==> harbor <==
==> flow/design.v <==
module top#(parameter m = 7)(
    input clk,
    input signed [m-1:0]noise_in,
    output reg signed [2*m-1:0]filter_out
);
    localparam signed [m-1:0] tap0 = 5;
    localparam signed [m-1:0] tap1 = 8;
    localparam signed [m-1:0] tap2 = 11;
    localparam signed [m-1:0] tap3 = 15;
    localparam signed [m-1:0] tap4 = 17;
    localparam signed [m-1:0] tap5 = 18;
    localparam signed [m-1:0] tap6 = 17;
    localparam signed [m-1:0] tap7 = 15;
    localparam signed [m-1:0] tap8 = 11;
    localparam signed [m-1:0] tap9 = 8;
    localparam signed [m-1:0] tap10 = 5;
    reg signed [m-1:0] register_0;
    reg signed [m-1:0] register_1;
    reg signed [m-1:0] register_2;
    reg signed [m-1:0] register_3;
    reg signed [m-1:0] register_4;
    reg signed [m-1:0] register_5;
    reg signed [m-1:0] register_6;
    reg signed [m-1:0] register_7;
    reg signed [m-1:0] register_8;
    reg signed [m-1:0] register_9;
    always@(posedge clk) begin
        register_0 <= noise_in;
        register_1 <= register_0;
        register_2 <= register_1;
        register_3 <= register_2;
        register_4 <= register_3;
        register_5 <= register_4;
        register_6 <= register_5;
        register_7 <= register_6;
        register_8 <= register_7;
        register_9 <= register_8;  
        filter_out <=  noise_in * tap0 +
                            register_0 * tap1 +
                            register_1 * tap2 +
                            register_2 * tap3 +
                            register_3 * tap4 +
                            register_4 * tap5 +
                            register_5 * tap6 +
                            register_6 * tap7 +
                            register_7 * tap8 +
                            register_8 * tap9 +
                            register_9 * tap10;
    end
endmodule
==> flow/run.sh <==
#!/bin/bash
# the make line also repeats each setting of config.mk as NAME=value (left out here)
make -C /OpenROAD-flow-scripts/flow DESIGN_CONFIG=/design/flow/config.mk WORK_HOME=/design/flow/orfs CLKGATE_MAP_FILE= finish
==> flow/config.mk <==
export PLATFORM = sky130hd
export DESIGN_NAME = top
export DESIGN_NICKNAME = top
export VERILOG_FILES = /design/flow/design.v
export SDC_FILE = /design/flow/constraint.sdc
export NUM_CORES = 4
export LEC_CHECK = 0
export ABC_AREA = 1
export CAP_MARGIN = 20
export CORE_MARGIN = 2
export CORE_UTILIZATION = 72
export CTS_CLUSTER_DIAMETER = 39
export CTS_CLUSTER_SIZE = 88
export GPL_ROUTABILITY_DRIVEN = 0
export HOLD_SLACK_MARGIN = 0.3
export PLACE_DENSITY = 0.78
export SETUP_SLACK_MARGIN = 0.5
export SLEW_MARGIN = 20
==> flow/constraint.sdc <==
create_clock -name core_clock -period 3.35 [get_ports {clk}]
set_input_delay 0.6700 -clock core_clock [delete_from_list [all_inputs] [get_ports {clk}]]
set_output_delay 0.6700 -clock core_clock [all_outputs]
set_load 0.01 [all_outputs]
==> nickel (differences from harbor) <==
CAP_MARGIN = 5   (was 20)
CTS_CLUSTER_DIAMETER = 280   (was 39)
CTS_CLUSTER_SIZE = 22   (was 88)
GPL_ROUTABILITY_DRIVEN = default   (was 0)
HOLD_SLACK_MARGIN = default   (was 0.3)
PLACE_DENSITY = default   (was 0.78)
SETUP_SLACK_MARGIN = -0.3   (was 0.5)
==> flow/constraint.sdc (replaced) <==
create_clock -name core_clock -period 4.87 [get_ports {clk}]
set_input_delay 0.9740 -clock core_clock [delete_from_list [all_inputs] [get_ports {clk}]]
set_output_delay 0.9740 -clock core_clock [all_outputs]
set_load 0.01 [all_outputs]
==> zinc (differences from harbor) <==
ABC_AREA = 0   (was 1)
CELL_PAD_IN_SITES_DETAIL_PLACEMENT = 1   (was default)
CORE_ASPECT_RATIO = 0.56   (was default)
CORE_MARGIN = 7   (was 2)
CORE_UTILIZATION = 46   (was 72)
CTS_CLUSTER_DIAMETER = default   (was 39)
CTS_CLUSTER_SIZE = 91   (was 88)
GPL_ROUTABILITY_DRIVEN = default   (was 0)
HOLD_SLACK_MARGIN = default   (was 0.3)
MAX_ROUTING_LAYER = met5   (was default)
MIN_ROUTING_LAYER = met1   (was default)
PLACE_DENSITY = default   (was 0.78)
SETUP_SLACK_MARGIN = default   (was 0.5)
==> flow/constraint.sdc (replaced) <==
create_clock -name core_clock -period 8.79 [get_ports {clk}]
set_input_delay 1.7580 -clock core_clock [delete_from_list [all_inputs] [get_ports {clk}]]
set_output_delay 1.7580 -clock core_clock [all_outputs]
set_load 0.01 [all_outputs]
==> results.ini <==
[sta]
worst_pin_slew_ns = 0.5424
finalSetupViolations = 12
worst_slack_ns = -3.059

[floorplanning]
fp_util_pct = 74.11
taps = 172

[outcome]
status = failed layout checks
violations = setup timing

[setup_path]
crit_chain = buf_4, fa_1, inv_2, fa_1, fa_1, fa_1, fa_1, fa_1, fa_1, fa_1, fa_1, inv_1, ha_1, a21oi_4, nand2_2, nand4_1, nand3_2, nand2_1, nand2_1, a21oi_2, xnor2_1

(the above is from harbor)
==> results.ini <==
[outcome]
status = failed layout checks
violations = setup timing

[sta]
finalSetupViolations = 11
worst_slack_ns = -1.726
worst_pin_slew_ns = 0.3849

[floorplanning]
fp_util_pct = 74.11

(the above is from nickel)
==> results.ini <==
[outcome]
status = complete, no violations

[logic_synthesis]
synth-async-reset-ratio_pct = 0
ys.flop_type = dfxtp_1
ys_types = 26

[floorplanning]
fp_util_pct = 47.35
taps = 260

[sta]
worst_slack_ns = 0.4834
finalSetupViolations = 0
worst_pin_slew_ns = 0.5137

[global_routing]
grt_pass1_vias = 6414

(the above is from zinc)

==> job 4365: inputs <==
RTL: the design.v shown in full above, as it stands there.
Settings: LEC_CHECK=0, ABC_AREA=1, CAP_MARGIN=20, CELL_PAD_IN_SITES_DETAIL_PLACEMENT=1, CELL_PAD_IN_SITES_GLOBAL_PLACEMENT=3, CORE_ASPECT_RATIO=1.86, CORE_MARGIN=2, CORE_UTILIZATION=44, CTS_CLUSTER_DIAMETER=94, CTS_CLUSTER_SIZE=43, GPL_ROUTABILITY_DRIVEN=1, MAX_ROUTING_LAYER=met4, MIN_ROUTING_LAYER=met2, SLEW_MARGIN=0; clock period 12.5 ns.
run.sh (not shown) runs the stock make flow with config.mk's settings and CLKGATE_MAP_FILE=.
==> inputs of job 6493, as changes to job 4365 <==
CELL_PAD_IN_SITES_DETAIL_PLACEMENT = default   (was 1)
CELL_PAD_IN_SITES_GLOBAL_PLACEMENT = default   (was 3)
CORE_ASPECT_RATIO = default   (was 1.86)
CORE_UTILIZATION = 33   (was 44)
CTS_CLUSTER_DIAMETER = 288   (was 94)
CTS_CLUSTER_SIZE = default   (was 43)
GPL_ROUTABILITY_DRIVEN = 0   (was 1)
GPL_TIMING_DRIVEN = 0   (was default)
MAX_ROUTING_LAYER = default   (was met4)
MIN_ROUTING_LAYER = default   (was met2)
SETUP_SLACK_MARGIN = 2.35   (was default)
==> flow/constraint.sdc (replaced) <==
create_clock -name core_clock -period 10.0 [get_ports {clk}]
set_input_delay 2.0000 -clock core_clock [delete_from_list [all_inputs] [get_ports {clk}]]
set_output_delay 2.0000 -clock core_clock [all_outputs]
set_load 0.01 [all_outputs]
==> flow_metrics.env <==
# source this file to load flow results
export IMPL_status="complete, no violations"
export IMPL_period_minus_slack_ns=9.10
export IMPL_grt_pass1_wl_mm=37.1
export IMPL_drt_iter0_drc=876
export IMPL_first_global_vias=9928
export IMPL_hold_end="register_9[3]$_DFF_P_"
export IMPL_clk_latency_ns=0.37
export IMPL_clock_area_share_pct=2.94
export IMPL_cts_resized=0
export IMPL_worst_clock_skew_ns=0.0119
export IMPL_final_area_um2=10300
export IMPL_num_antenna_cells=1
-- figures above: job 4365

==> flow_metrics.env <==
# source this file to load flow results
export IMPL_period_minus_slack_ns=7.59
export IMPL_num_antenna_cells=0
export IMPL_final_area_um2=10700
export IMPL_cp_required_ns=10.25
export IMPL_status="complete, no violations"
export IMPL_first_global_vias=6221
export IMPL_worst_clock_skew_ns=0.00668
export IMPL_hold_end="register_1[5]$_DFF_P_"
export IMPL_postRouteAntennaNets=0
export IMPL_rows=61
export IMPL_n_all_inverters=341
export IMPL_clock_area_share_pct=2.76
export IMPL_clk_latency_ns=0.35
export IMPL_drt_iter0_drc=103
export IMPL_grt_pass1_wl_mm=31.2
export IMPL_cts_resized=56
-- figures above: job 6493

